==> flow/design.v <==
`timescale 1ns/1ps
module base2_alu #(
  parameter LAT_BIN = 1,   
  parameter LAT_DEC = 8,   
  parameter LAT_DUO = 6    
)(
  input  wire        clk,
  input  wire        rst,
  input  wire        start,
  input  wire [3:0]  opcode,
  input  wire [15:0] a,
  input  wire [15:0] b,
  output reg         busy,
  output reg         done,
  output reg  [31:0] result
);
  reg [7:0] countdown;
  wire [7:0] lat_sel =
      (opcode <= 4'd2) ? LAT_BIN :
      ((opcode <= 4'd5) ? LAT_DEC : LAT_DUO);
  wire [31:0] res_bin =
      (opcode==4'd0)   ? (a + b) :
      (opcode==4'd1)   ? (a - b) :
      (opcode==4'd2)   ? (a * b) :
      (opcode==4'd3)   ? (a + b) :
      (opcode==4'd4)   ? (a - b) :
      (opcode==4'd5) ? (a * 16'd10) :
      (opcode==4'd6) ? (a + b) :
      (opcode==4'd7) ? (a - b) :
      (opcode==4'd8)  ? (a * 16'd3) : 32'd0;
  always @(posedge clk) begin
    if (rst) begin
      busy <= 1'b0; done <= 1'b0; countdown <= 8'd0; result <= 32'd0;
    end else begin
      done <= 1'b0;
      if (start && !busy) begin
        busy      <= 1'b1;
        countdown <= (lat_sel==0) ? 1 : lat_sel;
      end else if (busy) begin
        if (countdown > 8'd1) begin
          countdown <= countdown - 8'd1;
        end else begin
          busy   <= 1'b0;
          done   <= 1'b1;
          result <= res_bin;
        end
      end
    end
  end
endmodule
`timescale 1ns/1ps
module base10_alu #(
  parameter LAT_DEC = 1,   
  parameter LAT_BIN = 6,   
  parameter LAT_DUO = 6    
)(
  input  wire        clk,
  input  wire        rst,
  input  wire        start,
  input  wire [3:0]  opcode,
  input  wire [15:0] a,
  input  wire [15:0] b,
  output reg         busy,
  output reg         done,
  output reg  [31:0] result
);
  reg [7:0] countdown;
  wire [7:0] lat_sel =
      ((opcode>=4'd3) && (opcode<=4'd5)) ? LAT_DEC :
      ((opcode<=4'd2) ? LAT_BIN : LAT_DUO);
  wire [31:0] res_bin =
      (opcode==4'd0)   ? (a + b) :
      (opcode==4'd1)   ? (a - b) :
      (opcode==4'd2)   ? (a * b) :
      (opcode==4'd3)   ? (a + b) :
      (opcode==4'd4)   ? (a - b) :
      (opcode==4'd5) ? (a * 16'd10) :
      (opcode==4'd6) ? (a + b) :
      (opcode==4'd7) ? (a - b) :
      (opcode==4'd8)  ? (a * 16'd3) : 32'd0;
  always @(posedge clk) begin
    if (rst) begin
      busy <= 1'b0; done <= 1'b0; countdown <= 8'd0; result <= 32'd0;
    end else begin
      done <= 1'b0;
      if (start && !busy) begin
        busy      <= 1'b1;
        countdown <= (lat_sel==0) ? 1 : lat_sel;
      end else if (busy) begin
        if (countdown > 8'd1) begin
          countdown <= countdown - 8'd1;
        end else begin
          busy   <= 1'b0;
          done   <= 1'b1;
          result <= res_bin;
        end
      end
    end
  end
endmodule
`timescale 1ns/1ps
module base12_alu #(
  parameter LAT_DUO = 1,   
  parameter LAT_BIN = 6,   
  parameter LAT_DEC = 8    
)(
  input  wire        clk,
  input  wire        rst,
  input  wire        start,
  input  wire [3:0]  opcode,
  input  wire [15:0] a,
  input  wire [15:0] b,
  output reg         busy,
  output reg         done,
  output reg  [31:0] result
);
  reg [7:0] countdown;
  wire [7:0] lat_sel =
      ((opcode>=4'd6) && (opcode<=4'd8)) ? LAT_DUO :
      ((opcode<=4'd2) ? LAT_BIN : LAT_DEC);
  wire [31:0] res_bin =
      (opcode==4'd0)   ? (a + b) :
      (opcode==4'd1)   ? (a - b) :
      (opcode==4'd2)   ? (a * b) :
      (opcode==4'd3)   ? (a + b) :
      (opcode==4'd4)   ? (a - b) :
      (opcode==4'd5) ? (a * 16'd10) :
      (opcode==4'd6) ? (a + b) :
      (opcode==4'd7) ? (a - b) :
      (opcode==4'd8)  ? (a * 16'd3) : 32'd0;
  always @(posedge clk) begin
    if (rst) begin
      busy <= 1'b0; done <= 1'b0; countdown <= 8'd0; result <= 32'd0;
    end else begin
      done <= 1'b0;
      if (start && !busy) begin
        busy      <= 1'b1;
        countdown <= (lat_sel==0) ? 1 : lat_sel;
      end else if (busy) begin
        if (countdown > 8'd1) begin
          countdown <= countdown - 8'd1;
        end else begin
          busy   <= 1'b0;
          done   <= 1'b1;
          result <= res_bin;
        end
      end
    end
  end
endmodule
`timescale 1ns/1ps
module router_extended #(
  parameter B2_LAT_BIN  = 1, B2_LAT_DEC  = 8, B2_LAT_DUO  = 6,
  parameter B10_LAT_DEC = 1, B10_LAT_BIN = 6, B10_LAT_DUO = 6,
  parameter B12_LAT_DUO = 1, B12_LAT_BIN = 6, B12_LAT_DEC = 8
)(
  input  wire        clk,
  input  wire        rst,
  input  wire        start,
  input  wire [2:0]  cond_sel,
  input  wire [3:0]  opcode,
  input  wire [15:0] op_a,
  input  wire [15:0] op_b,
  output reg         busy,
  output reg         done,
  output reg  [31:0] result
);
  localparam [1:0] ROUTE_SENTINEL = 2'd3;
  wire [1:0] forced_target = (cond_sel <= 3'd2) ? cond_sel[1:0] : ROUTE_SENTINEL;
  wire [1:0] full_router_target =
      (opcode <= 4'd2)   ? 2'd0 :
      (opcode <= 4'd5) ? 2'd1 :
                                  2'd2;
  localparam [1:0] DUO_FALLBACK_TARGET = (B10_LAT_DUO <= B2_LAT_DUO) ? 2'd1 : 2'd0;
  wire [1:0] router_210_target =
      (opcode <= 4'd2)   ? 2'd0 :
      (opcode <= 4'd5) ? 2'd1 :
                                  DUO_FALLBACK_TARGET;
  wire [1:0] routed_target =
      (forced_target != ROUTE_SENTINEL) ? forced_target :
      (cond_sel == 3'd3) ? full_router_target :
      (cond_sel == 3'd4) ? router_210_target :
                           full_router_target;  
  reg  start_b2, start_b10, start_b12;
  wire busy_b2, done_b2;   wire [31:0] res_b2;
  wire busy_b10, done_b10; wire [31:0] res_b10;
  wire busy_b12, done_b12; wire [31:0] res_b12;
  base2_alu #(.LAT_BIN(B2_LAT_BIN), .LAT_DEC(B2_LAT_DEC), .LAT_DUO(B2_LAT_DUO)) u_b2(
    .clk(clk), .rst(rst), .start(start_b2), .opcode(opcode), .a(op_a), .b(op_b),
    .busy(busy_b2), .done(done_b2), .result(res_b2)
  );
  base10_alu #(.LAT_DEC(B10_LAT_DEC), .LAT_BIN(B10_LAT_BIN), .LAT_DUO(B10_LAT_DUO)) u_b10(
    .clk(clk), .rst(rst), .start(start_b10), .opcode(opcode), .a(op_a), .b(op_b),
    .busy(busy_b10), .done(done_b10), .result(res_b10)
  );
  base12_alu #(.LAT_DUO(B12_LAT_DUO), .LAT_BIN(B12_LAT_BIN), .LAT_DEC(B12_LAT_DEC)) u_b12(
    .clk(clk), .rst(rst), .start(start_b12), .opcode(opcode), .a(op_a), .b(op_b),
    .busy(busy_b12), .done(done_b12), .result(res_b12)
  );
  localparam S_IDLE=0, S_WAIT=1;
  reg [0:0] st;
  always @(posedge clk) begin
    if (rst) begin
      st <= S_IDLE; busy <= 1'b0; done <= 1'b0;
      start_b2 <= 1'b0; start_b10 <= 1'b0; start_b12 <= 1'b0;
      result <= 32'd0;
    end else begin
      done <= 1'b0;
      start_b2 <= 1'b0; start_b10 <= 1'b0; start_b12 <= 1'b0;
      case (st)
        S_IDLE: begin
          if (start) begin
            busy <= 1'b1;
            if (routed_target==2'd0) start_b2  <= 1'b1;
            if (routed_target==2'd1) start_b10 <= 1'b1;
            if (routed_target==2'd2) start_b12 <= 1'b1;
            st <= S_WAIT;
          end
        end
        S_WAIT: begin
          if ( (routed_target==2'd0 && done_b2) ||
               (routed_target==2'd1 && done_b10) ||
               (routed_target==2'd2 && done_b12) ) begin
            result <= (routed_target==2'd0) ? res_b2 :
                      (routed_target==2'd1) ? res_b10 :
                                              res_b12;
            done   <= 1'b1;
            busy   <= 1'b0;
            st     <= S_IDLE;
          end
        end
      endcase
    end
  end
endmodule
==> flow/run.sh <==
#!/bin/bash
# the make line also repeats each setting of config.mk as NAME=value (left out here)
make -C /OpenROAD-flow-scripts/flow DESIGN_CONFIG=/design/flow/config.mk WORK_HOME=/design/flow/orfs CLKGATE_MAP_FILE= finish
==> flow/config.mk <==
export PLATFORM = sky130hd
export DESIGN_NAME = router_extended
export DESIGN_NICKNAME = router_extended
export VERILOG_FILES = /design/flow/design.v
export SDC_FILE = /design/flow/constraint.sdc
export NUM_CORES = 4
export LEC_CHECK = 0
export ABC_AREA = 1
export CAP_MARGIN = 15
export CELL_PAD_IN_SITES_GLOBAL_PLACEMENT = 0
export CORE_ASPECT_RATIO = 1.81
export CORE_MARGIN = 2
export CORE_UTILIZATION = 72
export CTS_CLUSTER_DIAMETER = 255
export CTS_CLUSTER_SIZE = 32
export GPL_ROUTABILITY_DRIVEN = 1
export MAX_ROUTING_LAYER = met4
export MIN_ROUTING_LAYER = met1
export PLACE_DENSITY = 0.65
export SETUP_SLACK_MARGIN = -0.04
export SLEW_MARGIN = 40
==> flow/constraint.sdc <==
create_clock -name core_clock -period 1.83 [get_ports {clk}]
set_input_delay 0.3660 -clock core_clock [delete_from_list [all_inputs] [get_ports {clk}]]
set_output_delay 0.3660 -clock core_clock [all_outputs]
set_load 0.01 [all_outputs]
==> results.cfg, run 1 <==
; flow metrics
[logic_synthesis]
synth_flop_count = 164
syn_area_per_cell_um2 = 6.58
top_area_cell = fa_1
ys_top_cells_by_count = 781 x nand2_1, 703 x inv_1, 267 x nor2_1, 216 x nand3_1, 198 x fa_1
synth_top_cell_by_count = nand2_1
topCombFamilyByArea = adder cells
ys_cells = 3196
top_area_share_pct = 18.8
xor_area_share_pct = 1.37
yosys.area_share.simple_pct = 26.8
mux_share_pct = 0
ys_async_sr_fraction_pct = 0
ys_sh_adder_pct = 29.9
area_leaders = fa_1 19%, dfxtp_1 16%, nand2_1 14%
synth_warnings = 4
synth_seq_share_pct = 15.6
synth_nets = 3622
ff_type = dfxtp_1
aoi_share_pct = 11.3
synth_cells = 3196
edf_count = 0
synthesis.area_um2 = 21000
ys_area_um2 = 21000
yosysUniqueCellTypes = 47

[outcome]
firstError = [ERROR DPL-0038] Utilization greater than 100%, impossible to legalize
failing_step = clock tree synthesis
status = did not finish

[floorplan]
die_w_um = 131
row_count = 84
initial_core_util_pct = 72.8
die_h_um = 234
io_pins = 76
die_area_um2 = 30700
core_area_um2 = 28900

[placement]
routabilityCongestion = 1.18
portBuffers = 75
placed_cell_area_um2 = 26200
dp_hpwl_um = 66800
placed_cells = 3995
## metrics by stage
stage / setup WS (ns) / util (%) / power (W)
3_5_place_dp: -4.49 / 90.7 / 0.0404
3_3_place_gp: -4.29 / 90.7 / 0.0379
2_1_floorplan: -3.38 / - / 0.0263
==> run 2: changes to the inputs <==
Settings changed: CAP_MARGIN 15 to 20, CELL_PAD_IN_SITES_GLOBAL_PLACEMENT 0 to unset, CORE_ASPECT_RATIO 1.81 to unset, CTS_CLUSTER_DIAMETER 255 to 248, CTS_CLUSTER_SIZE 32 to 97, GPL_ROUTABILITY_DRIVEN 1 to unset, MAX_ROUTING_LAYER met4 to unset, MIN_ROUTING_LAYER met1 to unset, PLACE_DENSITY 0.65 to 0.42, SETUP_SLACK_MARGIN -0.04 to 0.61, SLEW_MARGIN 40 to 20, TNS_END_PERCENT set to 15.
Clock period 1.83 ns to 4.35 ns, I/O delays scaled along.
==> run 2 against run 1 <==
  * The run fails in global routing
  * Die size is 0.20% lower
  * Area after synthesis stayed put
  * Synthesized cell count stayed put
==> results.cfg, run 2 <==
; flow metrics
[logic_synthesis]
topCombFamilyByArea = adder cells
synth_nets = 3622
top_area_share_pct = 18.8
ys_top_cells_by_count = 781 x nand2_1, 703 x inv_1, 267 x nor2_1, 216 x nand3_1, 198 x fa_1
ys_async_sr_fraction_pct = 0
ys_area_um2 = 21000
synth_seq_share_pct = 15.6
top_area_cell = fa_1
ff_type = dfxtp_1
ys_cells = 3196
yosysUniqueCellTypes = 47
synthesis.area_um2 = 21000
syn_area_per_cell_um2 = 6.58
mux_share_pct = 0
xor_area_share_pct = 1.37
synth_cells = 3196
yosys.area_share.simple_pct = 26.8
synth_top_cell_by_count = nand2_1
aoi_share_pct = 11.3
ys_sh_adder_pct = 29.9
edf_count = 0
area_leaders = fa_1 19%, dfxtp_1 16%, nand2_1 14%
synth_flop_count = 164
synth_warnings = 4

[grt]
grt_usage_pct = 77.8
overflow = 78

[clock_network]
cts_max_level = 4
root_buffer = clkbuf_16
clkSinkCount = 164
cts-buffers-inserted = 17
max-clock-path-buffers = 2
ctsHoldBuffers = 0

[placement]
placed_cells = 3735
portBuffers = 75
routabilityCongestion = 1.10
dp_worst_setup_slack_ns = -2.44
dp_hpwl_um = 57200

[floorplan]
io_pins = 76
die_w_um = 175
die_area_um2 = 30600
row_count = 62
initial_core_util_pct = 73.3
core_area_um2 = 28700
die_h_um = 175

[outcome]
status = did not finish
failing_step = global routing
firstError = [ERROR GRT-0116] Global routing finished with congestion. Check the congestion regions in the DRC Viewer.
==> run 2: per-stage QoR <==
stage	total power (W)	instance area [µm²]	setup TNS [ns]
after floorplan	0.0104	21500	-94.35
after global placement	0.0150	23800	-168.65
after detailed placement	0.0156	23800	-179.75
after CTS	0.0205	25800	-101.13
==> run 2: what timing repair did <==
| item | CTS |
|---|---|
| cloned | 10 |
| buffers inserted | 48 |
| endpoints found under the hold margin | 0 |
| pin swaps | 140 |
| setup endpoints to repair | 84 |
| gates resized | 393 |
==> run 2: routing by layer <==
layer,track usage (%),GRT overflow
met2,94.5,41
met1,76.4,3
met5,35.7,0
met3,63.4,1
met4,78.4,33
==> run 3: changes to the inputs <==
Settings changed: ABC_AREA 1 to unset, CORE_UTILIZATION 72 to 64, CTS_CLUSTER_DIAMETER 248 to unset, CTS_CLUSTER_SIZE 97 to unset, PLACE_DENSITY 0.42 to unset, SETUP_SLACK_MARGIN 0.61 to 1.76, TNS_END_PERCENT 15 to unset.
Clock period 4.35 ns to 6.77 ns, I/O delays scaled along.
==> run 3 against run 2 <==
  * The layout now fails its checks (negative setup slack)
  * Die size grew 3.9%
  * Synthesized cell count shrank 25%
  * Area after synthesis shrank 7.5%
==> results.cfg, run 3 <==
; synthesis and place-and-route metrics
[outcome]
status = complete, but fails checks
check.faults = negative setup slack

[power]
p_sw_w = 0.00628
power_w = 0.0127
pg_comb_w = 0.0108
leakage_nw = 10.9
powerDensity_nw_per_um2 = 516
powerSeq_w = 0.00100
intPower_w = 0.00643
swShare_pct = 49.4
p_comb_share_pct = 84.7
power_leader = combinational logic
peakVddDrop_uv = 1680
clk-power_w = 0.000941
pwr-share-clk_pct = 7.4
pwr-share-seq_pct = 7.9

[clock_network]
clkSinkCount = 164
cts_max_level = 4
cts_tree = built
max-clock-path-buffers = 2
clk_latency_ns = 0.43
root_buffer = clkbuf_16
path_clk_slew_ns = 0.06
ctsHoldBuffers = 0
cts-buffers-inserted = 17

[worst_setup_path]
critPathKind = input pin to flop
crit_path_end = u_b12.result[21]
crit_required_ns = 7.12
cp.buffers_inverters = 8
rrSetupSlack_ns = 3.60
reg2reg_to = u_b2.result[20]
timing.rr.start = u_b2.countdown[2]
worstPathArrival_ns = 7.48
cp_max_fo = 3
crit_path_start_kind = input pin
worst-path-stages = 25
endpoint_kind = flop
crit_family = adder cells
crit_path_start = op_a[5]
reg2reg_depth = 7
max_stage_delay_ns = 0.59
crit_slowest_cell = fa_1

[timing]
fmax_mhz = 140
slew_headroom_pct = 25.2
finClkSkew_ns = 0.00971
setup_viol = 47
period_needed_ns = 7.13
final_hold_viol_count = 0
whs_ns = 0.455
fin_crit_sh_pct = 105
worst_slack_ns = -0.363
worst_pin_slew_ns = 1.11
maxSlewViolCount = 0
rsz0062_at_grt = yes

[placement]
routabilityCongestion = 0.947
portBuffers = 75
dp_hpwl_um = 47800

[finish]
syn_to_final_growth_pct = 26.6
final_nets = 3094

[logic_synthesis]
synth_top_cell_by_count = nand2_1
edf_count = 0
ys_async_sr_fraction_pct = 0
ys_top_cells_by_count = 312 x nand2_1, 290 x inv_1, 201 x nor2_1, 198 x fa_1, 186 x ha_1
synth_seq_share_pct = 16.9
ff_type = dfxtp_1
ys_sh_adder_pct = 32.4
ys_cells = 2406
synth_cells = 2406
aoi_share_pct = 18.6
ys_area_um2 = 19400
topCombFamilyByArea = adder cells
mux_share_pct = 2.50
top_area_share_pct = 20.4
synthesis.area_um2 = 19400
synth_warnings = 4
yosys.area_share.simple_pct = 17.7
synth_flop_count = 164
xor_area_share_pct = 3.65
syn_area_per_cell_um2 = 8.08
top_area_cell = fa_1
yosysUniqueCellTypes = 80
area_leaders = fa_1 20%, dfxtp_1 17%, ha_1 12%
synth_nets = 2832

[floorplan]
die_area_um2 = 31800
initial_core_util_pct = 65.3
core_area_um2 = 29800
io_pins = 76
die_h_um = 178
die_w_um = 178
row_count = 63

[drt]
wire_per_inst_um = 23.0
drt_iter0_drc = 2042
drt_first_pass_iters = 6
antenna_left = 0
num_vias = 19900
route.detailed.drc = 0
detail_route.vias_per_cell = 6.48
wirelength_um = 70600

[grt]
grt_pass1_vias = 19700
grt_usage_pct = 42.9
grt_util_met1_pct = 53.4
use_met3_pct = 11.3
busiest_layer = met2
overflow = 0
met2_usage_pct = 69.4
grt_start_max_net_pins = 94
antenna_found_initial = 2
grt_pass1_wl_um = 105000

[worst_hold_path]
hold_class = flop to flop
min_to = result[15]
holdPathStages = 2
hold_start = result[15]

[run]
drv_cap = 0
warnings = 51
run 3: per-stage QoR:
stage	instances	cell area, µm²	util [%]	setup WS, ns	setup TNS (ns)
after floorplan	2406	20100	-	0.144	0
after global placement	2955	22300	74.9	-0.652	-32.75
after detailed placement	2955	22300	74.9	-0.793	-38.60
after CTS	3056	24100	80.8	-0.0267	-0.0675
after global routing	3071	24600	82.6	-0.392	-12.52
final	3072	24600	82.7	-0.363	-7.42
run 3: cell type report:
type,count,area [µm²]
repair buffers,365,3350
multi-input cells,1827,15800
well taps,390,488
diodes,1,2.50
inverters,293,1120
flip-flops and latches,164,3280
clock buffers,22,474
clock inverters,10,100
fillers,1728,5170
run 3: per-layer routing:
| layer | routed length, µm | part of all wire [%] | vias to the layer above |
|---|---|---|---|
| li1 | - | - | 8626 |
| met1 | 26600 | 38 | 9564 |
| met2 | 32300 | 46 | 1336 |
| met3 | 7410 | 10 | 382 |
| met4 | 4390 | 6.2 | 0 |
| met5 | 0 | 0 | - |
run 3: timing repair:
item | in CTS | in global routing
gates cloned | 4 | 0
setup buffers | 65 | 15
endpoints found under the setup margin | 84 | 87
resized | 250 | 111
pin swaps | 107 | 97
==> run 4: changes to the inputs <==
Settings changed: ABC_AREA set to 1, CELL_PAD_IN_SITES_GLOBAL_PLACEMENT set to 0, CORE_ASPECT_RATIO set to 0.72, CORE_UTILIZATION 64 to 70, CTS_CLUSTER_DIAMETER set to 255, CTS_CLUSTER_SIZE set to 15, GPL_ROUTABILITY_DRIVEN set to 1, HOLD_SLACK_MARGIN set to 0.29, MIN_ROUTING_LAYER set to met1, PLACE_DENSITY_LB_ADDON set to 0.1, SETUP_SLACK_MARGIN 1.76 to 1.68, SLEW_MARGIN 20 to 40.
Clock period 6.77 ns to 6.71 ns, I/O delays scaled along.
==> run 4 against run 3 <==
  * Synthesized cell count rose by 33%
  * Die size shrank 1.0%
  * The flow now stops in global routing
  * Area after synthesis increased by 8.1%
==> results.cfg, run 4 <==
; flow metrics
[floorplan]
core_area_um2 = 29400
die_h_um = 151
die_area_um2 = 31500
initial_core_util_pct = 71.6
row_count = 53
io_pins = 76
die_w_um = 208

[logic_synthesis]
synth_seq_share_pct = 15.6
ys_top_cells_by_count = 781 x nand2_1, 703 x inv_1, 267 x nor2_1, 216 x nand3_1, 198 x fa_1
synth_nets = 3622
ys_sh_adder_pct = 29.9
top_area_cell = fa_1
top_area_share_pct = 18.8
ys_cells = 3196
aoi_share_pct = 11.3
area_leaders = fa_1 19%, dfxtp_1 16%, nand2_1 14%
synth_flop_count = 164
ys_area_um2 = 21000
ys_async_sr_fraction_pct = 0
synth_cells = 3196
yosysUniqueCellTypes = 47
synth_top_cell_by_count = nand2_1
edf_count = 0
yosys.area_share.simple_pct = 26.8
topCombFamilyByArea = adder cells
synth_warnings = 4
xor_area_share_pct = 1.37
syn_area_per_cell_um2 = 6.58
synthesis.area_um2 = 21000
mux_share_pct = 0
ff_type = dfxtp_1

[outcome]
firstError = [ERROR GRT-0232] Routing congestion too high. Check the congestion heatmap in the GUI.
status = did not finish
failing_step = global routing

[clock_network]
cts-buffers-inserted = 25
ctsHoldBuffers = 0
clkSinkCount = 164
cts_max_level = 4
max-clock-path-buffers = 3
root_buffer = clkbuf_16

[placement]
dp_hpwl_um = 55900
routabilityCongestion = 1.02
portBuffers = 75
placed_cells = 3703

[grt]
grt_usage_pct = 88.3
overflow = 493
run 4: timing repair:
action / 4_1_cts
gates resized: 321
pin swaps: 143
setup buffers: 54
cloned: 4
endpoints found under the setup margin: 84
run 4: per-layer routing:
layer	global-route usage [%]	GRT overflow
met4	93.4	151
met3	77.6	35
met2	101	272
met1	85.3	28
met5	60.8	7
run 4: through the flow:
stage	cell area (µm²)	setup slack [ns]	util (%)
after floorplan	21800	0.523	-
after detailed placement	23700	-0.719	80.5
after global placement	23600	-0.506	80.5
after CTS	25600	0.435	87.0
==> run 5: changes to the inputs <==
Settings changed: ABC_AREA 1 to unset, CELL_PAD_IN_SITES_DETAIL_PLACEMENT set to 1, CELL_PAD_IN_SITES_GLOBAL_PLACEMENT 0 to 2, CORE_ASPECT_RATIO 0.72 to 1.81, CORE_UTILIZATION 70 to 60, CTS_CLUSTER_DIAMETER 255 to 93, CTS_CLUSTER_SIZE 15 to 92, GPL_TIMING_DRIVEN set to 0, HOLD_SLACK_MARGIN 0.29 to 0.16, MAX_ROUTING_LAYER set to met5, SETUP_SLACK_MARGIN 1.68 to 0.92, SLEW_MARGIN 40 to 20, TNS_END_PERCENT set to 5.
Clock period 6.71 ns to 15.8 ns, I/O delays scaled along.
==> run 5 against run 4 <==
  * The run fails in global placement without I/O
  * Synthesized cell count decreased by 25%
  * Die size increased by 7.8%
  * Area after synthesis decreased by 7.5%
==> results.cfg, run 5 <==
; flow metrics
[logic_synthesis]
synth_warnings = 4
xor_area_share_pct = 3.65
yosys.area_share.simple_pct = 17.7
yosysUniqueCellTypes = 80
ys_cells = 2406
synth_top_cell_by_count = nand2_1
ys_sh_adder_pct = 32.4
synth_cells = 2406
ys_area_um2 = 19400
topCombFamilyByArea = adder cells
edf_count = 0
top_area_cell = fa_1
area_leaders = fa_1 20%, dfxtp_1 17%, ha_1 12%
synth_seq_share_pct = 16.9
mux_share_pct = 2.50
syn_area_per_cell_um2 = 8.08
top_area_share_pct = 20.4
synthesis.area_um2 = 19400
ff_type = dfxtp_1
aoi_share_pct = 18.6
synth_flop_count = 164
synth_nets = 2832
ys_async_sr_fraction_pct = 0
ys_top_cells_by_count = 312 x nand2_1, 290 x inv_1, 201 x nor2_1, 198 x fa_1, 186 x ha_1

[outcome]
firstError = [ERROR FLW-0024] Place density exceeds 1.0 (current PLACE_DENSITY_LB_ADDON =  0.1). Please check if the value of  PLACE_DENSITY_LB_ADDON is between 0 and 0.99.
status = did not finish
failing_step = global placement without I/O

[floorplan]
die_area_um2 = 33900
die_w_um = 138
row_count = 88
core_area_um2 = 31900
initial_core_util_pct = 60.9
die_h_um = 246
==> run 6: changes to the inputs <==
Settings changed: ABC_AREA set to 1, CELL_PAD_IN_SITES_DETAIL_PLACEMENT 1 to unset, CELL_PAD_IN_SITES_GLOBAL_PLACEMENT 2 to unset, CORE_ASPECT_RATIO 1.81 to unset, CORE_UTILIZATION 60 to 70, CTS_CLUSTER_DIAMETER 93 to 204, CTS_CLUSTER_SIZE 92 to 37, GPL_ROUTABILITY_DRIVEN 1 to unset, GPL_TIMING_DRIVEN 0 to unset, HOLD_SLACK_MARGIN 0.16 to unset, MAX_ROUTING_LAYER met5 to unset, MIN_ROUTING_LAYER met1 to unset, PLACE_DENSITY_LB_ADDON 0.1 to unset, SETUP_SLACK_MARGIN 0.92 to 0.21, TNS_END_PERCENT 5 to unset.
Clock period 15.8 ns to 6.43 ns, I/O delays scaled along.
==> run 6 against run 5 <==
  * Die size decreased by 7.3%
  * Synthesized cell count increased by 33%
  * The flow stops in global routing
  * Area after synthesis increased by 8.1%
==> results.cfg, run 6 <==
; flow metrics
[placement]
placed_cells = 3731
routabilityCongestion = 1.08
portBuffers = 75
dp_hpwl_um = 55300

[clock_network]
clkSinkCount = 164
ctsHoldBuffers = 0
root_buffer = clkbuf_16
max-clock-path-buffers = 2
cts-buffers-inserted = 17
cts_max_level = 4

[floorplan]
io_pins = 76
initial_core_util_pct = 71.0
die_h_um = 177
core_area_um2 = 29600
row_count = 63
die_area_um2 = 31400
die_w_um = 177

[logic_synthesis]
area_leaders = fa_1 19%, dfxtp_1 16%, nand2_1 14%
syn_area_per_cell_um2 = 6.58
yosys.area_share.simple_pct = 26.8
ys_top_cells_by_count = 781 x nand2_1, 703 x inv_1, 267 x nor2_1, 216 x nand3_1, 198 x fa_1
mux_share_pct = 0
xor_area_share_pct = 1.37
ys_cells = 3196
synth_cells = 3196
synth_nets = 3622
ff_type = dfxtp_1
synthesis.area_um2 = 21000
ys_async_sr_fraction_pct = 0
top_area_cell = fa_1
synth_flop_count = 164
synth_warnings = 4
synth_seq_share_pct = 15.6
yosysUniqueCellTypes = 47
aoi_share_pct = 11.3
topCombFamilyByArea = adder cells
ys_sh_adder_pct = 29.9
top_area_share_pct = 18.8
synth_top_cell_by_count = nand2_1
edf_count = 0
ys_area_um2 = 21000

[grt]
grt_usage_pct = 87.5
overflow = 455

[outcome]
status = did not finish
failing_step = global routing
firstError = [ERROR GRT-0232] Routing congestion too high. Check the congestion heatmap in the GUI.
run 6: metal layers:
layer  track usage, %  GRT overflow
met5             48.6             1
met4             90.7           155
met2              100           253
met3             77.5            21
met1             85.4            25
run 6: what timing repair did:
action / CTS
endpoints found under the setup margin: 72
gates resized: 358
setup buffers: 63
cloned: 4
pin swaps: 141
run 6: stage by stage:
| stage | setup WS, ns | setup TNS, ns | cell area [µm²] | total power [W] |
|---|---|---|---|---|
| after floorplan | 0.210 | 0 | 21300 | 0.00642 |
| after global placement | -0.801 | -43.26 | 23500 | 0.00967 |
| after detailed placement | -0.959 | -54.77 | 23500 | 0.00989 |
| after CTS | 0.113 | 0 | 25600 | 0.0132 |
==> run 7: changes to the inputs <==
Settings changed: CELL_PAD_IN_SITES_GLOBAL_PLACEMENT set to 2, CORE_ASPECT_RATIO set to 1.81, CORE_UTILIZATION 70 to 34, CTS_CLUSTER_DIAMETER 204 to 255, CTS_CLUSTER_SIZE 37 to 98, GPL_ROUTABILITY_DRIVEN set to 0, GPL_TIMING_DRIVEN set to 0, MIN_ROUTING_LAYER set to met1, PLACE_DENSITY_LB_ADDON set to 0.1, SETUP_SLACK_MARGIN 0.21 to -0.0, SLEW_MARGIN 20 to 40, TNS_END_PERCENT set to 35.
Clock period 6.43 ns to 5.55 ns, I/O delays scaled along.
==> run 7 against run 6 <==
  * The layout now fails its checks (negative setup slack)
  * Synthesized cell count is the same
  * Area after synthesis did not move
  * Die size increased by 100%
==> results.cfg, run 7 <==
; synthesis and place-and-route metrics
[grt]
overflow = 0
antenna_found_initial = 0
grt_pass1_vias = 22800
grt_usage_pct = 29.6
grt_pass1_wl_um = 139000
grt_start_max_net_pins = 14

[logic_synthesis]
syn_area_per_cell_um2 = 6.58
mux_share_pct = 0
synth_warnings = 4
ff_type = dfxtp_1
xor_area_share_pct = 1.37
top_area_share_pct = 18.8
synth_nets = 3622
ys_sh_adder_pct = 29.9
top_area_cell = fa_1
edf_count = 0
yosysUniqueCellTypes = 47
synth_top_cell_by_count = nand2_1
synth_cells = 3196
area_leaders = fa_1 19%, dfxtp_1 16%, nand2_1 14%
ys_async_sr_fraction_pct = 0
topCombFamilyByArea = adder cells
synth_seq_share_pct = 15.6
synthesis.area_um2 = 21000
yosys.area_share.simple_pct = 26.8
ys_top_cells_by_count = 781 x nand2_1, 703 x inv_1, 267 x nor2_1, 216 x nand3_1, 198 x fa_1
aoi_share_pct = 11.3
ys_area_um2 = 21000
ys_cells = 3196
synth_flop_count = 164

[run]
warnings = 49
drv_cap = 0

[power]
p_sw_w = 0.00892
peakVddDrop_uv = 881
p_comb_share_pct = 84.8
swShare_pct = 52.9
intPower_w = 0.00794
pg_comb_w = 0.0143
power_w = 0.0169
powerSeq_w = 0.00123
leakage_nw = 13.6
power_leader = combinational logic
powerDensity_nw_per_um2 = 632
pwr-share-clk_pct = 7.9
clk-power_w = 0.00134
pwr-share-seq_pct = 7.3

[worst_setup_path]
cp_max_fo = 4
max_stage_delay_ns = 0.58
worst-path-stages = 27
cp_common_cell = inv_2
rrSetupSlack_ns = 2.73
crit_required_ns = 5.93
crit_path_start_kind = input pin
crit_slowest_cell = fa_1
crit_path_end = u_b12.result[27]
reg2reg_depth = 11
timing.rr.start = u_b10.countdown[1]
cp.buffers_inverters = 10
endpoint_kind = flop
crit_path_start = op_b[10]
reg2reg_to = u_b10.result[4]
crit_family = adder cells
worstPathArrival_ns = 6.53
critPathKind = input pin to flop

[timing]
fmax_mhz = 163
worst_pin_slew_ns = 1.09
fin_tns_setup_ns = -31.84
fin_crit_sh_pct = 111
slew_headroom_pct = 26.9
final_hold_viol_count = 0
finClkSkew_ns = 0.0154
setup_viol = 72
rsz0062_at_grt = yes
worst_slack_ns = -0.594
period_needed_ns = 6.14
maxSlewViolCount = 0

[worst_hold_path]
holdPathStages = 2
hold_start = u_b2.countdown[1]
hold_class = flop to flop
min_to = u_b2.countdown[1]

[finish]
syn_to_final_growth_pct = 27.0
fillers = 6430
final_nets = 3829
final_util_pct = 43.6

[drt]
wl_met3_um = 3110
wire_per_inst_um = 22.4
drt_iter0_drc = 1307
drt_first_pass_iters = 7
detail_route.vias_per_cell = 5.07
antenna_left = 0
num_vias = 21400
wirelength_um = 94200
wl_met1_um = 30600
dr_wl_met2_um = 51100
route.detailed.drc = 0
diodes = 0
maxUsedRoutingLayer = met4

[clock_network]
cts-buffers-inserted = 25
clk_latency_ns = 0.50
cts_max_level = 4
clkSinkCount = 164
max-clock-path-buffers = 3
path_clk_slew_ns = 0.06
cts_tree = built
ctsHoldBuffers = 0
root_buffer = clkbuf_16

[outcome]
check.faults = negative setup slack
status = complete, but fails checks

[placement]
dp_hpwl_um = 77300
portBuffers = 74
dp_worst_setup_slack_ns = -2.42

[floorplan]
core_area_um2 = 61200
die_w_um = 189
initial_core_util_pct = 34.4
die_h_um = 339
io_pins = 76
die_area_um2 = 64000
row_count = 122
-- run 7: what timing repair did --
item | in CTS | in global routing
gates resized | 445 | 127
gates cloned | 3 | 2
pin swaps | 140 | 120
endpoints found under the setup margin | 83 | 78
buffers inserted | 89 | 14
-- run 7: cell type report --
class / instances / area, µm² / share of cell area (%)
multi-input combinational: 2196 / 16000 / 59.7
sequential: 164 / 3280 / 12.3
inverter: 711 / 2680 / 10.0
timing repair buffer: 182 / 1800 / 6.75
buffer: 123 / 1310 / 4.89
tap: 806 / 1010 / 3.78
clock buffer: 29 / 661 / 2.47
clock inverter: 2 / 12.5 / 0.0469
-- run 7: through the flow --
| step | instance area, µm² | hold WS [ns] | instances |
|---|---|---|---|
| after global placement | 23300 | 0.453 | 4076 |
| final | 26700 | 0.467 | 4213 |
| after floorplan | 21600 | 0.437 | 3196 |
| after CTS | 26200 | 0.467 | 4199 |
| after detailed placement | 23300 | 0.459 | 4076 |
| after global routing | 26700 | 0.482 | 4213 |
-- run 7: routing by layer --
metal  vias to the layer above  GRT usage (%)
li1                      10300              -
met1                     10200           27.0
met2                       641           58.1
met3                       292           2.54
met4                         0           24.3
met5                         -              0
==> run 8: changes to the inputs <==
Settings changed: CAP_MARGIN 20 to 5, CELL_PAD_IN_SITES_GLOBAL_PLACEMENT 2 to unset, CORE_ASPECT_RATIO 1.81 to 0.5, CORE_UTILIZATION 34 to 46, CTS_CLUSTER_DIAMETER 255 to 381, GPL_ROUTABILITY_DRIVEN 0 to unset, GPL_TIMING_DRIVEN 0 to unset, MAX_ROUTING_LAYER set to met4, MIN_ROUTING_LAYER met1 to unset, PLACE_DENSITY set to 0.79, PLACE_DENSITY_LB_ADDON 0.1 to unset, SETUP_SLACK_MARGIN -0.0 to 1.63, SLEW_MARGIN 40 to 10, TNS_END_PERCENT 35 to 20.
Clock period 5.55 ns to 10.0 ns, I/O delays scaled along.
==> run 8 against run 7 <==
  * The run now finishes clean
  * Cell count is 9.5% lower
  * Total power shrank 65%
  * Clock skew shrank 0.0018 ns
  * Area after synthesis is the same
  * Register-to-register slack improved by 4.6 ns
  * Count of clock-buffer cells in the layout is 11 lower
  * Wire length down 27%
  * First-iteration DRC count grew 87%
  * Setup slack improved by 2.5 ns
  * Sequential share of layout area increased by 2.0 points
  * Synthesized cell count is the same
  * Largest cell class unchanged
==> results.cfg, run 8 <==
; synthesis and place-and-route metrics
[logic_synthesis]
synth_warnings = 4
ys_area_um2 = 21000
top_area_share_pct = 18.8
top_area_cell = fa_1
synth_nets = 3622
synthesis.area_um2 = 21000
aoi_share_pct = 11.3
synth_flop_count = 164
yosys.area_share.simple_pct = 26.8
ff_type = dfxtp_1
ys_async_sr_fraction_pct = 0
mux_share_pct = 0
ys_top_cells_by_count = 781 x nand2_1, 703 x inv_1, 267 x nor2_1, 216 x nand3_1, 198 x fa_1
edf_count = 0
yosysUniqueCellTypes = 47
topCombFamilyByArea = adder cells
syn_area_per_cell_um2 = 6.58
ys_sh_adder_pct = 29.9
ys_cells = 3196
synth_cells = 3196
area_leaders = fa_1 19%, dfxtp_1 16%, nand2_1 14%
synth_seq_share_pct = 15.6
synth_top_cell_by_count = nand2_1
xor_area_share_pct = 1.37

[placement]
portBuffers = 75
placed_cell_area_um2 = 22300
routabilityCongestion = 1.01
dp_hpwl_um = 53800

[worst_setup_path]
crit_family = adder cells
rrSetupSlack_ns = 7.31
crit_path_start = op_b[7]
cp_max_fo = 17
cp.buffers_inverters = 9
reg2reg_to = u_b10.result[30]
crit_required_ns = 10.32
worstPathArrival_ns = 8.41
max_stage_delay_ns = 0.53
endpoint_kind = flop
critPathKind = input pin to flop
worst-path-stages = 28
reg2reg_depth = 11
cp_common_cell = inv_1
crit_path_end = u_b10.result[30]
crit_slowest_cell = fa_1
crit_path_start_kind = input pin
timing.rr.start = u_b10.countdown[1]

[finish]
fin_area_um2 = 23000
final_nets = 3624
fillers = 4385
syn_to_final_growth_pct = 9.19
final_util_pct = 50.9

[clock_network]
cts_tree = built
root_buffer = clkbuf_16
max-clock-path-buffers = 2
clkSinkCount = 164
clk_latency_ns = 0.44
cts_setup_buffers = 0
path_clk_slew_ns = 0.07
cts-buffers-inserted = 17
cts_max_level = 4

[power]
intPower_w = 0.00260
peakVddDrop_uv = 353
clk-power_w = 0.000668
p_sw_w = 0.00337
powerDensity_nw_per_um2 = 260
p_comb_share_pct = 77.4
pg_comb_w = 0.00462
pwr-share-seq_pct = 11.4
leakage_nw = 12.5
pwr-share-clk_pct = 11.2
power_leader = combinational logic
swShare_pct = 56.5
powerSeq_w = 0.000681

[timing]
final_hold_viol_count = 0
slew_headroom_pct = 25.7
fin_crit_sh_pct = 80.9
finClkSkew_ns = 0.0136
fmax_mhz = 124
rsz0062_at_grt = no
fin_tns_setup_ns = 0
period_needed_ns = 8.09
maxSlewViolCount = 0
worst_pin_slew_ns = 1.11
setup_viol = 0

[drt]
antenna_left = 0
drt_first_pass_iters = 5
num_vias = 20800
route.detailed.drc = 0
wirelength_um = 68600
drt_iter0_drc = 2440
detail_route.vias_per_cell = 5.45
wire_per_inst_um = 18.0

[floorplan]
die_area_um2 = 47600
row_count = 55
core_area_um2 = 45100
die_h_um = 155
io_pins = 76
initial_core_util_pct = 46.6
die_w_um = 306

[worst_hold_path]
min_to = u_b2.countdown[1]
holdPathStages = 2
hold_class = flop to flop
hold_start = u_b2.countdown[1]

[run]
warnings = 46
drv_cap = 0

[grt]
overflow = 0
grt_pass1_wl_um = 108000
grt_start_max_net_pins = 81
antenna_found_initial = 4
grt_usage_pct = 29.7
grt_pass1_vias = 19900

[outcome]
status = timing/DRC/antenna clean
[run 8: area by class of cell]
class	instances	area, µm²	share of cell area, %
antenna	4	10.0	0.0436
clock buffer	18	439	1.91
clock inverter	14	164	0.714
inverter	711	2670	11.6
multi-input combinational	2196	14600	63.6
sequential	164	3280	14.3
tap	598	748	3.26
timing repair buffer	108	1040	4.51
[run 8: what timing repair did]
item,CTS,global route
endpoints found under the setup margin,0,63
hold buffers,0,0
gates resized,0,18
[run 8: stage by stage]
step / power, W / hold WS, ns / std cells / setup WS, ns
5_1_grt: 0.00652 / 0.487 / 3813 / 1.64
4_1_cts: 0.00584 / 0.466 / 3809 / 1.76
3_5_place_dp: 0.00515 / 0.456 / 3777 / 1.29
3_3_place_gp: 0.00512 / 0.450 / 3777 / 1.30
2_1_floorplan: 0.00384 / 0.437 / 3196 / 2.56
6_report: 0.00597 / 0.467 / 3813 / 1.91
[run 8: layer usage]
metal  share of wire [%]  global-route usage, %  vias to the layer above
li1                    -                      -                     9838
met1                  44                   40.3                     9810
met2                  42                   43.9                     1007
met3                  11                   7.59                      109
met4                 2.4                   8.15                        0
met5                   0                      -                        -
==> run 9: changes to the inputs <==
Settings changed: ABC_AREA 1 to unset, CAP_MARGIN 5 to 20, CELL_PAD_IN_SITES_GLOBAL_PLACEMENT set to 0, CORE_ASPECT_RATIO 0.5 to 1.81, CORE_UTILIZATION 46 to 67, CTS_CLUSTER_DIAMETER 381 to 255, CTS_CLUSTER_SIZE 98 to 24, GPL_ROUTABILITY_DRIVEN set to 1, HOLD_SLACK_MARGIN set to 0.29, MAX_ROUTING_LAYER met4 to unset, MIN_ROUTING_LAYER set to met1, PLACE_DENSITY 0.79 to unset, PLACE_DENSITY_LB_ADDON set to 0.1, SETUP_SLACK_MARGIN 1.63 to -0.0, SLEW_MARGIN 10 to 40, TNS_END_PERCENT 20 to unset.
Clock period 10.0 ns to 6.61 ns, I/O delays scaled along.
==> run 9 against run 8 <==
  * Synthesized cell count down 25%
  * Die size shrank 36%
  * The run now fails in global routing
  * Area after synthesis down 7.5%
==> results.cfg, run 9 <==
; flow metrics
[outcome]
status = did not finish
failing_step = global routing
firstError = [ERROR GRT-0232] Routing congestion too high. Check the congestion heatmap in the GUI.

[clock_network]
cts_max_level = 4
max-clock-path-buffers = 2
clkSinkCount = 164
cts-buffers-inserted = 17
root_buffer = clkbuf_16

[logic_synthesis]
yosysUniqueCellTypes = 80
ys_top_cells_by_count = 312 x nand2_1, 290 x inv_1, 201 x nor2_1, 198 x fa_1, 186 x ha_1
ys_sh_adder_pct = 32.4
aoi_share_pct = 18.6
synth_flop_count = 164
mux_share_pct = 2.50
edf_count = 0
area_leaders = fa_1 20%, dfxtp_1 17%, ha_1 12%
synth_nets = 2832
top_area_cell = fa_1
xor_area_share_pct = 3.65
synth_top_cell_by_count = nand2_1
syn_area_per_cell_um2 = 8.08
synth_seq_share_pct = 16.9
synth_warnings = 4
ys_async_sr_fraction_pct = 0
ys_cells = 2406
synth_cells = 2406
topCombFamilyByArea = adder cells
synthesis.area_um2 = 19400
yosys.area_share.simple_pct = 17.7
ff_type = dfxtp_1
ys_area_um2 = 19400
top_area_share_pct = 20.4

[floorplan]
die_h_um = 233
die_area_um2 = 30500
core_area_um2 = 28800
initial_core_util_pct = 67.5
row_count = 84
io_pins = 76
die_w_um = 131

[grt]
overflow = 11
grt_usage_pct = 69.8

[placement]
placed_cell_area_um2 = 22200
dp_hpwl_um = 51400
portBuffers = 75
routabilityCongestion = 1.02
## run 9: per-layer routing
metal  GRT usage [%]  GRT overflow
met1            67.1             0
met2            89.6             5
met4            73.1             6
met3            50.6             0
met5            19.2             0
## run 9: metrics by stage
step | total power (W) | worst slack [ns] | TNS, ns | instances
3_5_place_dp | 0.00922 | -1.03 | -56.96 | 2965
3_3_place_gp | 0.00894 | -0.833 | -48.01 | 2965
2_1_floorplan | 0.00604 | -0.00586 | -0.0174 | 2406
4_1_cts | 0.0114 | -0.0243 | -0.0897 | 3058
## run 9: timing repair
action | in CTS
gates resized | 257
hold buffers | 0
hold endpoints to repair | 0
gates cloned | 6
setup endpoints to repair | 69
buffers inserted | 55
pin swaps | 103
==> run 10: changes to the inputs <==
Settings changed: ABC_AREA set to 1, CELL_PAD_IN_SITES_GLOBAL_PLACEMENT 0 to 3, CORE_ASPECT_RATIO 1.81 to 0.5, CORE_UTILIZATION 67 to 34, CTS_CLUSTER_SIZE 24 to 99, GPL_ROUTABILITY_DRIVEN 1 to 0, HOLD_SLACK_MARGIN 0.29 to unset.
Clock period 6.61 ns to 5.55 ns, I/O delays scaled along.
==> run 10 against run 9 <==
  * Now fails the layout checks on negative setup slack
  * Synthesized cell count up 33%
  * Die size up 110%
  * Area after synthesis up 8.1%
==> results.cfg, run 10 <==
; synthesis and place-and-route metrics
[power]
peakVddDrop_uv = 687
intPower_w = 0.00930
swShare_pct = 51.7
power_leader = combinational logic
p_sw_w = 0.00995
p_comb_share_pct = 86.9
powerSeq_w = 0.00123
pwr-share-seq_pct = 6.4
clk-power_w = 0.00130
pwr-share-clk_pct = 6.7
leakage_nw = 14.1
pg_comb_w = 0.0167
powerDensity_nw_per_um2 = 700

[worst_setup_path]
rrSetupSlack_ns = 2.92
worst-path-stages = 27
reg2reg_to = u_b2.result[30]
crit_path_end = u_b12.result[20]
crit_slowest_cell = fa_1
crit_required_ns = 5.88
endpoint_kind = flop
crit_path_start = op_a[9]
cp_common_cell = fa_1
reg2reg_depth = 9
max_stage_delay_ns = 0.53
worstPathArrival_ns = 6.43
timing.rr.start = u_b2.countdown[0]
critPathKind = input pin to flop
cp_max_fo = 4
crit_family = adder cells
cp.buffers_inverters = 9
crit_path_start_kind = input pin

[drt]
drt_iter0_drc = 1589
num_vias = 21000
wirelength_um = 82300
wire_per_inst_um = 19.1
antenna_left = 0
drt_first_pass_iters = 5
route.detailed.drc = 0
detail_route.vias_per_cell = 4.89

[timing]
worst_pin_slew_ns = 0.738
fin_crit_sh_pct = 110
fin_tns_setup_ns = -27.74
final_hold_viol_count = 0
slew_headroom_pct = 50.8
worst_slack_ns = -0.549
fmax_mhz = 164
finClkSkew_ns = 0.0107
maxSlewViolCount = 0
setup_viol = 71
period_needed_ns = 6.10
rsz0062_at_grt = yes

[logic_synthesis]
ys_async_sr_fraction_pct = 0
ys_top_cells_by_count = 781 x nand2_1, 703 x inv_1, 267 x nor2_1, 216 x nand3_1, 198 x fa_1
synth_nets = 3622
xor_area_share_pct = 1.37
top_area_share_pct = 18.8
ys_sh_adder_pct = 29.9
area_leaders = fa_1 19%, dfxtp_1 16%, nand2_1 14%
synthesis.area_um2 = 21000
synth_cells = 3196
mux_share_pct = 0
ys_area_um2 = 21000
aoi_share_pct = 11.3
synth_seq_share_pct = 15.6
ff_type = dfxtp_1
topCombFamilyByArea = adder cells
syn_area_per_cell_um2 = 6.58
yosysUniqueCellTypes = 47
synth_top_cell_by_count = nand2_1
yosys.area_share.simple_pct = 26.8
synth_warnings = 4
edf_count = 0
ys_cells = 3196
top_area_cell = fa_1
synth_flop_count = 164

[floorplan]
die_area_um2 = 64000
io_pins = 76
core_area_um2 = 61100
row_count = 64
die_h_um = 180
initial_core_util_pct = 34.4
die_w_um = 356

[placement]
placed_cell_area_um2 = 24500
dp_hpwl_um = 64800
portBuffers = 75
placed_cells = 4188

[clock_network]
clkSinkCount = 164
cts_tree = built
clk_latency_ns = 0.43
cts-buffers-inserted = 17
root_buffer = clkbuf_16
max-clock-path-buffers = 2
path_clk_slew_ns = 0.06
cts_max_level = 4

[grt]
grt_pass1_vias = 20900
grt_usage_pct = 25.6
antenna_found_initial = 2
overflow = 0
grt_pass1_wl_um = 125000
grt_start_max_net_pins = 79

[worst_hold_path]
min_to = u_b10.countdown[7]
hold_class = flop to flop
hold_start = u_b10.countdown[7]
holdPathStages = 2

[run]
drv_cap = 0
warnings = 49

[finish]
final_util_pct = 45.0
final_cells = 4306
final_nets = 3893
fin_area_um2 = 27500
syn_to_final_growth_pct = 30.7

[outcome]
status = complete, but fails checks
check.faults = negative setup slack
==> run 10: final cells by class <==
type | count | area (µm²)
tap | 825 | 1030
multi-input combinational | 2196 | 16300
timing repair buffer | 377 | 3590
sequential | 164 | 3280
inverter | 711 | 2690
fill | 6382 | 33600
clock buffer | 23 | 498
antenna | 1 | 2.50
clock inverter | 9 | 148
==> run 10: metrics by stage <==
step | hold WS (ns) | total power, W | setup WS (ns)
detailed placement | 0.457 | 0.0134 | -1.59
CTS | 0.466 | 0.0174 | -0.546
floorplan | 0.437 | 0.00853 | -0.407
finish | 0.465 | 0.0193 | -0.549
global placement | 0.448 | 0.0135 | -1.55
global route | 0.480 | 0.0206 | -0.714
==> run 10: routing by layer <==
layer  vias up  global-route usage [%]  wire (µm)
met5         -                       0          0
met4         0                    4.39       1000
li1      10400                       -          -
met2       493                    38.6      34500
met3        65                    3.10       4470
met1     10100                    39.3      42400
==> run 10: what timing repair did <==
action                     CTS  global route
resized                    356           251
hold buffers                 0             0
pin swaps                  169           137
setup endpoints to repair   78            75
cloned                       3             2
buffers inserted            66            26
==> run 11: changes to the inputs <==
Settings changed: ABC_AREA 1 to unset, CELL_PAD_IN_SITES_GLOBAL_PLACEMENT 3 to unset, CORE_ASPECT_RATIO 0.5 to 0.83, CORE_UTILIZATION 34 to 70, CTS_CLUSTER_DIAMETER 255 to unset, CTS_CLUSTER_SIZE 99 to unset, HOLD_SLACK_MARGIN set to 0.2, MIN_ROUTING_LAYER met1 to unset, PLACE_DENSITY_LB_ADDON 0.1 to unset, SETUP_SLACK_MARGIN -0.0 to unset, SLEW_MARGIN 40 to 10.
Clock period 5.55 ns to 10.0 ns, I/O delays scaled along.
==> run 11 against run 10 <==
  * Now clean on timing, DRC and antenna
  * Non-clock buffer count down 262
  * Cell count down 35%
  * Combinational power down 75%
  * Critical path type unchanged
==> results.cfg, run 11 <==
; synthesis and place-and-route metrics
[logic_synthesis]
synth_warnings = 4
ys_cells = 2406
synth_flop_count = 164
synthesis.area_um2 = 19400
top_area_share_pct = 20.4
area_leaders = fa_1 20%, dfxtp_1 17%, ha_1 12%
yosys.area_share.simple_pct = 17.7
synth_nets = 2832
aoi_share_pct = 18.6
ys_sh_adder_pct = 32.4
ys_async_sr_fraction_pct = 0
synth_top_cell_by_count = nand2_1
xor_area_share_pct = 3.65
topCombFamilyByArea = adder cells
synth_seq_share_pct = 16.9
ys_area_um2 = 19400
yosysUniqueCellTypes = 80
syn_area_per_cell_um2 = 8.08
mux_share_pct = 2.50
top_area_cell = fa_1
edf_count = 0
synth_cells = 2406
ff_type = dfxtp_1
ys_top_cells_by_count = 312 x nand2_1, 290 x inv_1, 201 x nor2_1, 198 x fa_1, 186 x ha_1

[timing]
fin_crit_sh_pct = 88.2
final_hold_viol_count = 0
slew_headroom_pct = 20.0
rsz0062_at_grt = no
finClkSkew_ns = 0.0144
fin_tns_setup_ns = 0
worst_slack_ns = 1.18
fmax_mhz = 113
setup_viol = 0
worst_pin_slew_ns = 1.18
period_needed_ns = 8.82
maxSlewViolCount = 0

[floorplan]
core_area_um2 = 27300
io_pins = 76
initial_core_util_pct = 71.2
die_h_um = 156
die_w_um = 187
die_area_um2 = 29100
row_count = 55

[worst_setup_path]
crit_family = adder cells
endpoint_kind = flop
rrSetupSlack_ns = 7.03
cp.buffers_inverters = 6
critPathKind = input pin to flop
worstPathArrival_ns = 9.22
crit_path_end = u_b12.result[30]
crit_required_ns = 10.40
timing.rr.start = u_b10.countdown[2]
crit_path_start_kind = input pin
cp_max_fo = 12
worst-path-stages = 23
crit_path_start = op_a[7]
crit_slowest_cell = clkdlybuf4s50_1
max_stage_delay_ns = 0.74
cp_common_cell = fa_1
reg2reg_depth = 6
crit_chain = clkdlybuf4s50_1 -> buf_4 -> and2_1 -> fa_1 -> inv_1 -> fa_1 -> fa_1 -> fa_1 -> inv_1 -> fa_1 -> inv_1 -> fa_1 -> inv_1 -> ha_1 -> a211oi_1 -> o21ai_0 -> a31oi_1 -> o31ai_2 -> a41oi_1 -> o21ai_0 -> and4_1 -> or3_1 -> a21oi_1
reg2reg_to = u_b10.result[24]

[placement]
placed_cell_area_um2 = 20500
placed_cells = 2767
dp_worst_setup_slack_ns = 0.867
portBuffers = 75
dp_hpwl_um = 43400

[clock_network]
path_clk_slew_ns = 0.06
cts_setup_buffers = 0
cts_tree = built
root_buffer = clkbuf_16
cts-buffers-inserted = 25
clk_latency_ns = 0.47
cts-resized-gates = 0
clkSinkCount = 164
max-clock-path-buffers = 3
cts_max_level = 4
ctsHoldBuffers = 0

[grt]
grt_usage_pct = 39.8
grt_start_max_net_pins = 73
overflow = 0
grt_pass1_vias = 17900
grt_pass1_wl_um = 92900
antenna_found_initial = 0

[power]
clk-power_w = 0.000772
swShare_pct = 50.9
peakVddDrop_uv = 666
powerSeq_w = 0.000680
leakage_nw = 9.44
pwr-share-clk_pct = 13.7
p_comb_share_pct = 74.2
powerDensity_nw_per_um2 = 265
intPower_w = 0.00276
pwr-share-seq_pct = 12.1
pg_comb_w = 0.00417
p_sw_w = 0.00286
power_leader = combinational logic

[finish]
syn_to_final_growth_pct = 8.99
fin_area_um2 = 21200
final_nets = 2852
fillers = 2037
final_cells = 2802

[run]
warnings = 48
drv_cap = 0

[drt]
num_vias = 18000
antenna_left = 0
wire_per_inst_um = 20.4
diodes = 0
drt_iter0_drc = 2058
drt_first_pass_iters = 6
wirelength_um = 57300
route.detailed.drc = 0
detail_route.vias_per_cell = 6.42

[outcome]
status = timing/DRC/antenna clean

[worst_hold_path]
hold_start = result[8]
min_to = result[8]
holdPathStages = 2
hold_class = flop to flop
==> run 11: metrics by stage <==
stage	utilization [%]	hold WS, ns	total power, W
CTS	77.5	0.453	0.00551
detailed placement	74.9	0.446	0.00471
floorplan	-	0.424	0.00364
global route	77.6	0.467	0.00608
global placement	74.9	0.434	0.00461
finish	77.6	0.452	0.00562
==> run 11: cell type report <==
class	count	area, µm²	share of cell area [%]
inverter	293	1100	5.19
timing repair buffer	115	1050	4.97
sequential	164	3280	15.5
multi-input combinational	1827	14600	68.8
tap	370	463	2.18
clock inverter	6	82.6	0.390
clock buffer	27	633	2.99
==> run 11: routing by layer <==
layer  vias up  track usage, %  share of wire (%)  wire length (µm)
li1       8114               -                  -                 -
met1      8661            53.2                 41             23300
met2      1033            62.6                 45             25600
met3       182            10.7                 11              6500
met4         0            14.1                3.4              1970
met5         -               0                  0                 0
==> run 12: changes to the inputs <==
Settings changed: CORE_ASPECT_RATIO 0.83 to unset, CORE_UTILIZATION 70 to 40, GPL_ROUTABILITY_DRIVEN 0 to unset, HOLD_SLACK_MARGIN 0.2 to unset, SLEW_MARGIN 10 to 20.
Clock period 10.0 ns to 15.7 ns, I/O delays scaled along.
==> run 12 against run 11 <==
  * First-iteration DRC count is 34% lower
  * Global-route usage down 15 points
  * Hold slack hardly changed
  * Sequential power decreased by 36%
  * Combinational power is 35% lower
  * Total power shrank 36%
  * Cell count grew 8.1%
  * Area after synthesis unchanged
  * Critical path type unchanged
  * Critical endpoint is now u_b2.result[30]
==> results.cfg, run 12 <==
; synthesis and place-and-route metrics
[outcome]
status = timing/DRC/antenna clean

[worst_setup_path]
critPathKind = input pin to flop
worst-path-stages = 21
cp_common_cell = fa_1
rrSetupSlack_ns = 12.50
crit_family = adder cells
crit_required_ns = 16.01
reg2reg_depth = 6
crit_path_start_kind = input pin
cp.buffers_inverters = 5
crit_path_end = u_b2.result[30]
worstPathArrival_ns = 10.55
crit_chain = clkdlybuf4s50_1 -> ha_1 -> fa_1 -> inv_1 -> fa_1 -> fa_1 -> inv_1 -> fa_1 -> fa_1 -> inv_1 -> fa_1 -> inv_1 -> ha_1 -> and3_1 -> a31oi_1 -> o31ai_2 -> a41oi_1 -> o21ai_0 -> and4_1 -> nor2_1 -> a22o_1
crit_slowest_cell = clkdlybuf4s50_1
timing.rr.start = u_b12.countdown[2]
endpoint_kind = flop
crit_path_start = op_a[6]
reg2reg_to = u_b12.result[28]
cp_max_fo = 21
max_stage_delay_ns = 1.02

[timing]
period_needed_ns = 10.24
final_hold_viol_count = 0
finClkSkew_ns = 0.00939
worst_pin_slew_ns = 1.15
maxSlewViolCount = 0
slew_headroom_pct = 23.1
fin_tns_setup_ns = 0
setup_viol = 0
whs_ns = 0.452
fmax_mhz = 97.7
rsz0062_at_grt = no
fin_crit_sh_pct = 65.2

[power]
p_comb_share_pct = 75.0
powerDensity_nw_per_um2 = 170
pwr-share-clk_pct = 13.1
intPower_w = 0.00174
power_w = 0.00363
swShare_pct = 52.0
pwr-share-seq_pct = 11.9
clk-power_w = 0.000474
peakVddDrop_uv = 192
powerSeq_w = 0.000432
leakage_nw = 9.33
power_leader = combinational logic
pg_comb_w = 0.00272
p_sw_w = 0.00189

[floorplan]
io_pins = 76
row_count = 80
initial_core_util_pct = 40.6
die_w_um = 224
die_h_um = 224
core_area_um2 = 47800
die_area_um2 = 50400

[worst_hold_path]
hold_start = result[3]
holdPathStages = 2
min_to = result[3]
hold_class = flop to flop

[drt]
diodes = 0
wirelength_um = 60600
drt_iter0_drc = 1355
wire_per_inst_um = 20.0
dr_wl_met2_um = 29100
route.detailed.drc = 0
maxUsedRoutingLayer = met4
drt_first_pass_iters = 5
antenna_left = 0
detail_route.vias_per_cell = 5.66
num_vias = 17100
wl_met1_um = 26700
wl_met3_um = 3280

[clock_network]
cts_setup_buffers = 0
ctsHoldBuffers = 0
path_clk_slew_ns = 0.06
clk_latency_ns = 0.42
cts-buffers-inserted = 17
root_buffer = clkbuf_16
max-clock-path-buffers = 2
clkSinkCount = 164
cts-resized-gates = 0
cts_tree = built
cts_max_level = 4

[logic_synthesis]
top_area_share_pct = 20.4
synthesis.area_um2 = 19400
yosysUniqueCellTypes = 80
ys_cells = 2406
top_area_cell = fa_1
xor_area_share_pct = 3.65
yosys.area_share.simple_pct = 17.7
ys_top_cells_by_count = 312 x nand2_1, 290 x inv_1, 201 x nor2_1, 198 x fa_1, 186 x ha_1
synth_nets = 2832
edf_count = 0
synth_flop_count = 164
syn_area_per_cell_um2 = 8.08
synth_top_cell_by_count = nand2_1
mux_share_pct = 2.50
area_leaders = fa_1 20%, dfxtp_1 17%, ha_1 12%
ff_type = dfxtp_1
synth_cells = 2406
aoi_share_pct = 18.6
ys_async_sr_fraction_pct = 0
ys_sh_adder_pct = 32.4
synth_seq_share_pct = 16.9
topCombFamilyByArea = adder cells
ys_area_um2 = 19400
synth_warnings = 4

[placement]
placed_cells = 2997
portBuffers = 75
routabilityCongestion = 0.933
dp_hpwl_um = 45900

[finish]
final_cells = 3029
syn_to_final_growth_pct = 9.70
final_nets = 2827
final_util_pct = 44.6

[grt]
grt_pass1_wl_um = 96800
overflow = 0
grt_pass1_vias = 17400
grt_usage_pct = 24.4
antenna_found_initial = 0
grt_start_max_net_pins = 70

[run]
warnings = 46
drv_cap = 0
run 12: cell type report:
cell class,count,area (µm²)
well taps,615,769
clock buffers,20,447
multi-input cells,1827,14600
flip-flops and latches,164,3280
repair buffers,98,921
clock inverters,12,226
fillers,4765,26500
inverters,293,1100
run 12: metrics by stage:
step	setup WS [ns]	instance area, µm²
2_1_floorplan	6.84	19400
3_3_place_gp	5.21	20700
3_5_place_dp	5.05	20700
4_1_cts	5.49	21300
5_1_grt	5.13	21300
6_report	5.46	21300
run 12: routing by layer:
layer,GRT usage [%],vias to the layer above
li1,-,8073
met1,32.3,8431
met2,42.3,540
met3,2.77,103
met4,6.34,0
met5,0,-
==> run 13: changes to the inputs <==
Settings changed: ABC_AREA set to 1, CORE_UTILIZATION 40 to 72, CTS_CLUSTER_DIAMETER set to 394, CTS_CLUSTER_SIZE set to 99, PLACE_DENSITY set to 0.42, SETUP_SLACK_MARGIN set to 0.61, TNS_END_PERCENT set to 15.
Clock period 15.7 ns to 5.59 ns, I/O delays scaled along.
==> run 13 against run 12 <==
  * The flow now stops in global routing
  * Die size fell by 39%
  * Synthesized cell count is 33% higher
  * Area after synthesis rose by 8.1%
==> results.cfg, run 13 <==
; flow metrics
[outcome]
status = did not finish
failing_step = global routing
firstError = [ERROR GRT-0116] Global routing finished with congestion. Check the congestion regions in the DRC Viewer.

[logic_synthesis]
top_area_cell = fa_1
synth_top_cell_by_count = nand2_1
area_leaders = fa_1 19%, dfxtp_1 16%, nand2_1 14%
ff_type = dfxtp_1
synth_cells = 3196
synth_nets = 3622
mux_share_pct = 0
ys_sh_adder_pct = 29.9
ys_cells = 3196
ys_area_um2 = 21000
ys_top_cells_by_count = 781 x nand2_1, 703 x inv_1, 267 x nor2_1, 216 x nand3_1, 198 x fa_1
top_area_share_pct = 18.8
synth_flop_count = 164
yosys.area_share.simple_pct = 26.8
xor_area_share_pct = 1.37
syn_area_per_cell_um2 = 6.58
synthesis.area_um2 = 21000
synth_seq_share_pct = 15.6
aoi_share_pct = 11.3
ys_async_sr_fraction_pct = 0
topCombFamilyByArea = adder cells
synth_warnings = 4
yosysUniqueCellTypes = 47
edf_count = 0

[clock_network]
clkSinkCount = 164
max-clock-path-buffers = 2
cts-buffers-inserted = 17
cts_max_level = 4
root_buffer = clkbuf_16

[placement]
dp_hpwl_um = 56800
portBuffers = 75
placed_cell_area_um2 = 23600
routabilityCongestion = 1.08

[floorplan]
io_pins = 76
row_count = 62
die_h_um = 175
die_area_um2 = 30600
initial_core_util_pct = 73.3
die_w_um = 175
core_area_um2 = 28700

[grt]
grt_usage_pct = 78.3
overflow = 71
## run 13: layer usage
layer / overflow / global-route usage, %
met2: 31 / 94.2
met3: 1 / 65.8
met5: 2 / 33.8
met1: 1 / 76.8
met4: 36 / 77.8
## run 13: repair_timing
item	4_1_cts
hold buffers	0
buffers inserted	50
cloned	8
setup endpoints to repair	81
pin swaps	125
gates resized	356
## run 13: stage by stage
step / setup TNS [ns] / instances / setup slack (ns) / hold WS, ns
after detailed placement: -95.05 / 3717 / -1.38 / 0.457
after CTS: -23.83 / 3807 / -0.467 / 0.473
after global placement: -86.28 / 3717 / -1.35 / 0.449
after floorplan: -20.83 / 3196 / -0.375 / 0.437
Power and IR drop assume default switching activity.
